==> try-quartz <==
==> flow/design.v <==
module half_addr(
    input a,
    input b,
    output sum,
    output carry  
);
assign sum = a ^ b;
assign carry = a & b;
endmodule
module full_addr(
    input a,
    input b,
    input cin,  
    output sum,
    output carry  
);
assign sum = a ^ b ^ cin;
assign carry = (a & b) | (cin & (a ^ b));
endmodule
module i4_addr(
    input  [3:0] a,           
    input  [3:0] b,           
    input        cin,         
    input        valid_in,    
    output [3:0] sum,         
    output       group_g,     
    output       group_p,     
    output       ready_out    
);
wire [3:0] g, p;
assign g = a & b;           
assign p = a | b;           
wire c1, c2, c3;
assign c1 = g[0] | (p[0] & cin);
assign c2 = g[1] | (p[1] & g[0]) | (p[1] & p[0] & cin);
assign c3 = g[2] | (p[2] & g[1]) | (p[2] & p[1] & g[0]) | (p[2] & p[1] & p[0] & cin);
assign group_g = g[3] | (p[3] & g[2]) | (p[3] & p[2] & g[1]) | (p[3] & p[2] & p[1] & g[0]);
assign group_p = p[3] & p[2] & p[1] & p[0];
assign sum[0] = a[0] ^ b[0] ^ cin;
assign sum[1] = a[1] ^ b[1] ^ c1;
assign sum[2] = a[2] ^ b[2] ^ c2;
assign sum[3] = a[3] ^ b[3] ^ c3;
reg ready_out_reg;
always @(*) begin
    if (valid_in) begin
        ready_out_reg = 1'b1;
    end else begin
        ready_out_reg = 1'b0;
    end
end
assign ready_out = ready_out_reg;
endmodule
module i8_addr(
    input  [7:0] a,           
    input  [7:0] b,           
    input        cin,         
    input        valid_in,    
    output [7:0] sum,         
    output       group_g,     
    output       group_p,     
    output       ready_out    
);
wire [3:0] a_low  = a[3:0];
wire [3:0] a_high = a[7:4];
wire [3:0] b_low  = b[3:0];
wire [3:0] b_high = b[7:4];
wire c4;                
wire g_low, p_low;      
wire g_high, p_high;    
wire ready_low, ready_high;
i4_addr cla_low(
    .a(a_low), .b(b_low), .cin(cin), .valid_in(valid_in),
    .sum(sum[3:0]), .group_g(g_low), .group_p(p_low), .ready_out(ready_low)
);
i4_addr cla_high(
    .a(a_high), .b(b_high), .cin(c4), .valid_in(valid_in),
    .sum(sum[7:4]), .group_g(g_high), .group_p(p_high), .ready_out(ready_high)
);
assign c4 = g_low | (p_low & cin);
assign group_g = g_high | (p_high & g_low);
assign group_p = p_high & p_low;
assign ready_out = ready_low & ready_high;
endmodule
module i16_add(
    input  [15:0] a,          
    input  [15:0] b,          
    input        valid_in,    
    output [15:0] sum,        
    output       carry_out,   
    output       ready_out    
);
wire [7:0] a_low  = a[7:0];   
wire [7:0] a_high = a[15:8];  
wire [7:0] b_low  = b[7:0];
wire [7:0] b_high = b[15:8];
wire c0, c8;                
wire g_low, p_low;          
wire g_high, p_high;        
wire ready_low, ready_high; 
assign c0 = 1'b0;           
i8_addr cla_low_8bit(
    .a(a_low), .b(b_low), .cin(c0), .valid_in(valid_in),
    .sum(sum[7:0]), .group_g(g_low), .group_p(p_low), .ready_out(ready_low)
);
i8_addr cla_high_8bit(
    .a(a_high), .b(b_high), .cin(c8), .valid_in(valid_in),
    .sum(sum[15:8]), .group_g(g_high), .group_p(p_high), .ready_out(ready_high)
);
assign c8 = g_low | (p_low & c0);                   
assign carry_out = g_high | (p_high & g_low) | (p_high & p_low & c0);  
assign ready_out = ready_low & ready_high;
endmodule
module i16_sub(
    input  [15:0] a,          
    input  [15:0] b,          
    input        valid_in,    
    output [15:0] diff,       
    output       borrow_out,  
    output       ready_out    
);
wire [15:0] b_neg = ~b;  
wire [7:0] a_low  = a[7:0];
wire [7:0] a_high = a[15:8];
wire [7:0] b_low  = b_neg[7:0];
wire [7:0] b_high = b_neg[15:8];
wire c0, c8;               
wire g_low, p_low;         
wire g_high, p_high;       
wire ready_low, ready_high;
wire carry_result;
assign c0 = 1'b1;           
i8_addr cla_low_8bit(
    .a(a_low), .b(b_low), .cin(c0), .valid_in(valid_in),
    .sum(diff[7:0]), .group_g(g_low), .group_p(p_low), .ready_out(ready_low)
);
i8_addr cla_high_8bit(
    .a(a_high), .b(b_high), .cin(c8), .valid_in(valid_in),
    .sum(diff[15:8]), .group_g(g_high), .group_p(p_high), .ready_out(ready_high)
);
assign c8 = g_low | (p_low & c0);
assign carry_result = g_high | (p_high & g_low) | (p_high & p_low & c0);
assign borrow_out = ~carry_result;
assign ready_out = ready_low & ready_high;
endmodule
module i16_mul(
    input signed [15:0] a,    
    input signed [15:0] b,    
    input        valid_in,
    output signed [15:0] prod,  
    output       ready_out
);
wire sign_a = a[15];
wire sign_b = b[15];
wire sign_res = sign_a ^ sign_b;
wire [15:0] abs_a = sign_a ? (~a + 1'b1) : a;
wire [15:0] abs_b = sign_b ? (~b + 1'b1) : b;
reg [15:0] abs_prod;
integer i;
always @(*) begin
    abs_prod = 16'd0;
    for(i = 0; i < 16; i = i + 1) begin
        if(abs_b[i]) begin
            abs_prod = abs_prod + (abs_a << i);
        end
    end
end
assign prod = sign_res ? (~abs_prod + 1'b1) : abs_prod;
assign ready_out = valid_in;
endmodule
module i16_div(
    input signed [15:0] a,    
    input signed [15:0] b,    
    input        valid_in,
    output signed [15:0] quot,  
    output       ready_out
);
wire sign_a = a[15];
wire sign_b = b[15];
wire sign_res = sign_a ^ sign_b;
wire [15:0] abs_a = sign_a ? (~a + 1'b1) : a;
wire [15:0] abs_b = sign_b ? (~b + 1'b1) : b;
reg [15:0] abs_quot;
reg [31:0] temp_r;  
integer i;
always @(*) begin
    temp_r = 32'd0;
    if (abs_b == 0) begin
        abs_quot = 16'hFFFF;  
    end else begin
        abs_quot = 16'd0;
        temp_r = 32'd0;
        for(i = 15; i >= 0; i = i - 1) begin
            temp_r = temp_r << 1;
            temp_r[0] = abs_a[i];  
            if(temp_r >= {16'd0, abs_b}) begin
                temp_r = temp_r - {16'd0, abs_b};
                abs_quot[i] = 1'b1;
            end
        end
    end
end
assign quot = sign_res ? (~abs_quot + 1'b1) : abs_quot;
assign ready_out = valid_in;
endmodule
module calc(
    input clk,  
    input rst_n,  
    input [7:0] num,
    input [2:0] op,
    input start,
    output reg [15:0] result,
    output reg [15:0] display_val,  
    output [2:0] led_op,  
    output reg stop
);
reg [15:0] local_result;
reg local_stop;
localparam ADD = 3'd6;
localparam SUB = 3'd5;
localparam MUL = 3'd4;
localparam DIV = 3'd1;
localparam ENT = 3'd2;
localparam CLR = 3'd3;
reg [15:0] a, b;
reg [2:0] local_op;
assign led_op = local_op;  
wire [15:0] res_add, res_sub, res_mul, res_div;
i16_add u_add(.a(a), .b(b), .valid_in(1'b1), .sum(res_add), .carry_out(), .ready_out());
i16_sub u_sub(.a(a), .b(b), .valid_in(1'b1), .diff(res_sub), .borrow_out(), .ready_out());
i16_mul u_mul(.a(a), .b(b), .valid_in(1'b1), .prod(res_mul), .ready_out());
i16_div u_div(.a(a), .b(b), .valid_in(1'b1), .quot(res_div), .ready_out());
localparam S_INPUT_A = 2'b00;
localparam S_INPUT_B = 2'b01;
reg [2:0] state;
always @(posedge clk) begin
	if (~rst_n) begin
    	local_stop <= 0;
        a <= 0;
        b <= 0;
        local_result <= 0;
        display_val <= 0;
        local_op <= 0;
        state <= S_INPUT_A;
    end else begin
        if (~start&local_stop) begin
        local_stop <= 0;
        end else if (start&~local_stop) begin
            case (state)
            S_INPUT_A: begin
                if (op == CLR) begin
                    a <= 0; b <= 0; display_val <= 0; local_result <= 0; local_op <= 0;
                end else if (op == ADD || op == SUB || op == MUL || op == DIV) begin
                    local_op <= op;
                    b <= 0;
                    state <= S_INPUT_B;
                end else if (op == 0) begin
                    a <= a * 16'd10 + {8'd0, num};
                    display_val <= a * 16'd10 + {8'd0, num};
                end
            end
            S_INPUT_B: begin
                if (op == CLR) begin
                    a <= 0; b <= 0; display_val <= 0; local_result <= 0; local_op <= 0;
                    state <= S_INPUT_A;
                end else if (op == ENT) begin
                    case (local_op)
                    ADD: begin local_result <= res_add; display_val <= res_add; end
                    SUB: begin local_result <= res_sub; display_val <= res_sub; end
                    DIV: begin local_result <= res_div; display_val <= res_div; end
                    MUL: begin local_result <= res_mul; display_val <= res_mul; end
                    endcase
                    a <= 0;
                    local_op <= 0;  
                    state <= S_INPUT_A;
                end else if (op == 0) begin
                    b <= b * 16'd10 + {8'd0, num};
                    display_val <= b * 16'd10 + {8'd0, num};
                end
            end
            endcase
            local_stop <= 1;
        end
    end
end
always @(posedge clk) begin
    result <= local_result;
    stop <= local_stop;
end
endmodule
==> flow/run.sh <==
#!/bin/bash
# the make line also repeats each setting of config.mk as NAME=value (left out here)
make -C /OpenROAD-flow-scripts/flow DESIGN_CONFIG=/design/flow/config.mk WORK_HOME=/design/flow/orfs CLKGATE_MAP_FILE= finish
==> flow/config.mk <==
export PLATFORM = sky130hd
export DESIGN_NAME = calc
export DESIGN_NICKNAME = calc
export VERILOG_FILES = /design/flow/design.v
export SDC_FILE = /design/flow/constraint.sdc
export NUM_CORES = 4
export LEC_CHECK = 0
export CAP_MARGIN = 20
export CELL_PAD_IN_SITES_DETAIL_PLACEMENT = 1
export CELL_PAD_IN_SITES_GLOBAL_PLACEMENT = 3
export CORE_MARGIN = 2
export CORE_UTILIZATION = 40
export MAX_ROUTING_LAYER = met5
export MIN_ROUTING_LAYER = met2
export PLACE_DENSITY = 0.6
export SLEW_MARGIN = 20
==> flow/constraint.sdc <==
create_clock -name core_clock -period 70.1 [get_ports {clk}]
set_input_delay 14.0200 -clock core_clock [delete_from_list [all_inputs] [get_ports {clk}]]
set_output_delay 14.0200 -clock core_clock [all_outputs]
set_load 0.01 [all_outputs]
==> inputs of try-nickel, as changes to try-quartz <==
==> flow/config.mk (replaced) <==
export PLATFORM = sky130hd
export DESIGN_NAME = calc
export DESIGN_NICKNAME = calc
export VERILOG_FILES = /design/flow/design.v
export SDC_FILE = /design/flow/constraint.sdc
export NUM_CORES = 4
export LEC_CHECK = 0
export CAP_MARGIN = 20
export CORE_MARGIN = 2
export CORE_UTILIZATION = 68
export CTS_CLUSTER_SIZE = 28
export PLACE_DENSITY = 0.6
export SLEW_MARGIN = 20
==> flow/constraint.sdc (replaced) <==
create_clock -name core_clock -period 44.6 [get_ports {clk}]
set_input_delay 8.9200 -clock core_clock [delete_from_list [all_inputs] [get_ports {clk}]]
set_output_delay 8.9200 -clock core_clock [all_outputs]
set_load 0.01 [all_outputs]
==> results <==
item                                                                try-nickel    try-quartz
Floorplan net count                                                       5158          5158
Cell total in the yosys stat output                                       4622          4622
Outcome                                              aborted with a tool error  no timing/DRC/antenna violations
Failing step                                                           5_1_grt             -
H-tree level count                                                           3             3
Final RePlAce weighted congestion                                         1.08          1.01
Number of buffers inserted by post-CTS setup repair                        279             0
Area of placed instances                                          0.0423 sq mm  0.0344 sq mm
HPWL after DPL                                                          106 mm        106 mm
Flip-flops with a built-in enable                                            0             0
Synth cell types                                                           126           126
Most used flip-flop cell                                               dfxtp_1       dfxtp_1
Overall die area                                                  0.0496 sq mm  0.0837 sq mm
Placeable core region                                             0.0475 sq mm  0.0805 sq mm
Number of gates resized after cts                                          135             0
Pre-CTS setup slack                                                   -4.84 ns       5.05 ns
Simple-gate portion of the synthesized area                              24.6%         24.6%
Die W                                                                   223 um        289 um
Post-synthesis area per instance                                    7.04 sq um    7.04 sq um
Die Y                                                                   223 um        289 um
Yosys synthesis chip area                                         0.0326 sq mm  0.0326 sq mm
DP Cell Count                                                             6275          5655
# rows                                                                      80           104
Yosys warning tally                                                          4             4
Initial Utilization                                                      68.5%         40.4%
Max-area cell share                                                      18.6%         18.6%
